Setup of run A:
==> flow/design.v <==
module pokey_advanced (
    input clk,               
    input enable_179mhz,     
    input reset_n,           
    input [3:0] addr,        
    input [7:0] din,         
    input we,                
    output reg audio_pwm     
);
    reg [7:0] audf [0:3];  
    reg [7:0] audc [0:3];  
    reg [7:0] audctl;      
    reg [3:0]  poly4;
    reg [4:0]  poly5;
    reg [16:0] poly17; 
    reg [15:0] counter [0:3]; 
    reg [3:0]  chan_out;    
    reg [4:0] count_64k;    
    reg [6:0] count_15k;    
    reg tick_64khz;
    reg tick_15khz;
    always @(posedge clk) begin
        tick_64khz <= 0;
        tick_15khz <= 0;
        if (!reset_n) begin
            count_64k <= 0;
            count_15k <= 0;
        end else if (enable_179mhz) begin
            if (count_64k == 27) begin  
                count_64k <= 0;
                tick_64khz <= 1;
            end else begin
                count_64k <= count_64k + 1;
            end
            if (count_15k == 113) begin  
                count_15k <= 0;
                tick_15khz <= 1;
            end else begin
                count_15k <= count_15k + 1;
            end
        end
    end
    always @(posedge clk) begin
        if (!reset_n) begin
            audctl <= 0;
            audc[0]<=0; audc[1]<=0; audc[2]<=0; audc[3]<=0;
            audf[0]<=0; audf[1]<=0; audf[2]<=0; audf[3]<=0;
        end else if (we) begin
            case (addr)
                0: audf[0] <= din;
                1: audc[0] <= din;
                2: audf[1] <= din;
                3: audc[1] <= din;
                4: audf[2] <= din;
                5: audc[2] <= din;
                6: audf[3] <= din;
                7: audc[3] <= din;
                8: audctl <= din;
            endcase
        end
    end
    wire p4_next = !(poly4[3] ^ poly4[2]);
    wire p5_next = !(poly5[4] ^ poly5[2]);
    wire p17_next = !(poly17[16] ^ poly17[4]);
    always @(posedge clk) begin
        if (!reset_n) begin
            poly4 <= 4'b1011;
            poly5 <= 5'b10101;
            poly17 <= 17'b10101010101010101;
        end else if (enable_179mhz) begin
            poly4 <= {poly4[2:0], p4_next};
            poly5 <= {poly5[3:0], p5_next};
            poly17 <= {poly17[15:0], p17_next};
        end
    end
    wire link_12 = audctl[4];
    wire link_34 = audctl[3];
    wire use_15khz = audctl[0];  
    integer i;
    reg channel_tick;  
    always @(posedge clk) begin
        if (!reset_n) begin
            counter[0] <= 0; counter[1] <= 0; counter[2] <= 0; counter[3] <= 0;
            chan_out <= 0;
        end else
        for (i=0; i<4; i=i+1) begin
            channel_tick = (use_15khz) ? tick_15khz : tick_64khz;
            if (i == 0 && audctl[6]) channel_tick = enable_179mhz;
            if (i == 2 && audctl[5]) channel_tick = enable_179mhz;
            if (channel_tick) begin
                if (!((i==1 && link_12) || (i==3 && link_34))) begin
                    if (counter[i] == 0) begin
                        if (i==0 && link_12) 
                            counter[i] <= {audf[1], audf[0]}; 
                        else if (i==2 && link_34) 
                            counter[i] <= {audf[3], audf[2]}; 
                        else 
                            counter[i] <= audf[i];
                        case (audc[i][7:5])
                            3'b000: chan_out[i] <= poly17[16] && poly5[4];  
                            3'b001: chan_out[i] <= poly5[4];                
                            3'b010: chan_out[i] <= poly17[16] && poly5[4]; 
                            3'b011: chan_out[i] <= poly5[4];               
                            3'b100: chan_out[i] <= poly17[16];              
                            3'b101: chan_out[i] <= ~chan_out[i];            
                            3'b110: chan_out[i] <= poly17[16];             
                            3'b111: chan_out[i] <= ~chan_out[i];            
                        endcase
                    end else begin
                        counter[i] <= counter[i] - 1;
                    end
                end
            end
        end
    end
    reg [5:0] mixed_audio; 
    integer k;
    always @(*) begin
        mixed_audio = 0;
        for (k=0; k<4; k=k+1) begin
            if (chan_out[k]) begin
                mixed_audio = mixed_audio + audc[k][3:0];
            end
        end
    end
    reg [5:0] pwm_counter;
    always @(posedge clk) begin
        if (!reset_n) begin
            pwm_counter <= 0;
            audio_pwm <= 0;
        end else begin
            pwm_counter <= pwm_counter + 1;
            audio_pwm <= (pwm_counter < mixed_audio);
        end
    end
endmodule
==> flow/config.mk <==
export PLATFORM = sky130hd
export DESIGN_NAME = pokey_advanced
export DESIGN_NICKNAME = pokey_advanced
export VERILOG_FILES = /design/flow/design.v
export SDC_FILE = /design/flow/constraint.sdc
export NUM_CORES = 4
export LEC_CHECK = 0
export ABC_AREA = 1
export CAP_MARGIN = 20
export CORE_MARGIN = 2
export CORE_UTILIZATION = 72
export CTS_CLUSTER_DIAMETER = 352
export CTS_CLUSTER_SIZE = 95
export PLACE_DENSITY = 0.4
export SLEW_MARGIN = 20
export TNS_END_PERCENT = 10
==> flow/constraint.sdc <==
create_clock -name core_clock -period 3.33 [get_ports {clk}]
set_input_delay 0.6660 -clock core_clock [delete_from_list [all_inputs] [get_ports {clk}]]
set_output_delay 0.6660 -clock core_clock [all_outputs]
set_load 0.01 [all_outputs]
run.sh (not shown) runs the stock make flow with config.mk's settings and CLKGATE_MAP_FILE=.
Run A: complete, dirty (setup timing)
diff inputs: run A => run B
- a deleted PLACE_DENSITY that had been 0.4
- an added SETUP_SLACK_MARGIN of -0.33
- an added PLACE_DENSITY_LB_ADDON of 0.08
- a deleted TNS_END_PERCENT that had been 10
## What came out
- From run A to run B the numbers moved as follows: routed length on met3 fell by 0.32%; static power due to leakage fell by about 0.34%; data required time at the worst endpoint rose by 60 ps.
- Final standard cell area without fillers ends up higher on run B.
- Measured against each other, run B and run A differ in routed length on met2, the higher figure coming from run B.
- Of run B and run A, run A shows the higher worst setup slack, with run B below it.
- In run B the implementation completed, yet the final layout does not meet the checks, the culprit being setup timing.
- Taking run A as the reference point, the clock network fraction of total power of run B falls by 0.8 points.
## Diff of input files: run C against run B
- clearing CTS_CLUSTER_SIZE, which used to be 95
- swapping 72 for 40 in CORE_UTILIZATION
- clearing PLACE_DENSITY_LB_ADDON, which used to be 0.08
- clearing SETUP_SLACK_MARGIN, which used to be -0.33
- clearing ABC_AREA, which used to be 1
- clearing CTS_CLUSTER_DIAMETER, which used to be 352
- swapping 3.33 for 5.2 in the clock period (ns, I/O delays scaled along)
Results
Run C: flow completed, timing, DRC and antenna clean
The lower first-pass GRT wire length of run B and run C is in run C.
Share of synthesized area spent on multiplexers up 11 points in run C wrt run B
Run C against run B; final estimated routing congestion in global placement is down by more than 10%.
Run C vs run B on pin slew with the least headroom to its limit: run C is the higher one.
Between run C and run B, it is run C whose floorplan-stage core utilization is lower, by 34 points.
Cmp run B and run C / total design power / lower: run C
Diff run B -> run C | layout overhead on the synthesized area | decrease of 2.2 points
The inputs of run D differ from those of run C as listed below.
- the clock period (ns, I/O delays scaled along) changed from 5.2 to 6.0
[summary]
Between run C and run D, non-clock buffer instance count of the final layout decreased.
Delta (run D minus run C): global-route usage closely matched the old numbers; post-route fraction of the period consumed by the critical path decreased by 8.3 points relative to the old numbers; layout clock buffer count increased by 1 relative to the old numbers; post-synthesis to final-layout area growth decreased by 0.44 points relative to the old numbers.
The faster design of the two is run C; run D tops out lower.
Going from run C to run D, setup slack went up 550 ps; number of fill cells in the layout now sits lower.
Cmp run C and run D / required time at the worst-slack endpoint / higher: run D
Max-slew violation count came out exactly the same in run C and run D.
The synthesized cell count of run D and that of run C are within noise of each other.


Starts from the design.v that is shown in full above.
Settings: LEC_CHECK=0, ABC_AREA=0, CAP_MARGIN=35, CORE_ASPECT_RATIO=1.27, CORE_MARGIN=2, CORE_UTILIZATION=57, MAX_ROUTING_LAYER=met5, MIN_ROUTING_LAYER=met1, PLACE_DENSITY_LB_ADDON=0.15, SLEW_MARGIN=20; clock period 3.89 ns.
The starting point reached the layout checks and failed them: setup timing.
Edit:
CORE_UTILIZATION = 72   (was 57)
CTS_CLUSTER_SIZE = 24   (was unset)
SETUP_SLACK_MARGIN = -0.05   (was unset)
After rerunning: The changed run ran to the end with violations: setup timing; synthesized cell count is unchanged; non-clock buffer count decreases by 5; global-route usage increases by 8.7 points; sequential cell count does not change; clock-buffer cell count decreases by 2; setup slack degrades by 87 ps.
Edit:
ABC_AREA = 1   (was 0)
CTS_CLUSTER_DIAMETER = 129   (was unset)
CTS_CLUSTER_SIZE = 29   (was 24)
clock period = 2.89 ns   (was 3.89 ns; I/O delays follow)
Effect: The changed run finished but fails on setup timing; flip-flop count is unchanged; first-iteration DRC count is lower by a quarter to a third; count of clock-buffer cells in the layout is higher by 4; clock power is higher by a quarter to a third; register-to-register slack loses 170 ps; die area is higher by a few percent; power is higher by well over a third; via count is higher by about a fifth; fmax is higher by a quarter to a third.
Edit:
CAP_MARGIN = 20   (was 35)
CORE_ASPECT_RATIO = unset   (was 1.27)
CTS_CLUSTER_DIAMETER = 386   (was 129)
CTS_CLUSTER_SIZE = 14   (was 29)
MAX_ROUTING_LAYER = unset   (was met5)
MIN_ROUTING_LAYER = unset   (was met1)
PLACE_DENSITY_LB_ADDON = 0.19   (was 0.15)
SETUP_SLACK_MARGIN = unset   (was -0.05)
What happened: The changed run completed, yet does not pass: setup timing; worst hold slack is about the same; worst setup slack degrades by 220 ps; clock-buffer cell count goes down by 3.
Edit:
CTS_CLUSTER_DIAMETER = unset   (was 386)
CTS_CLUSTER_SIZE = 10   (was 14)
HOLD_SLACK_MARGIN = 0.28   (was unset)
PLACE_DENSITY_LB_ADDON = 0.08   (was 0.19)
SETUP_SLACK_MARGIN = 0.38   (was unset)
After rerunning: The new run finished but fails on setup timing. Die size stays the same. Count of clock-buffer cells in the layout came out higher by 3. Setup slack gains 10 ps. Synthesized cell count is unchanged. Sequential share of layout area came out higher by 0.42 points. Clock skew barely changes.
Power is estimated from default activity; no workload was simulated.
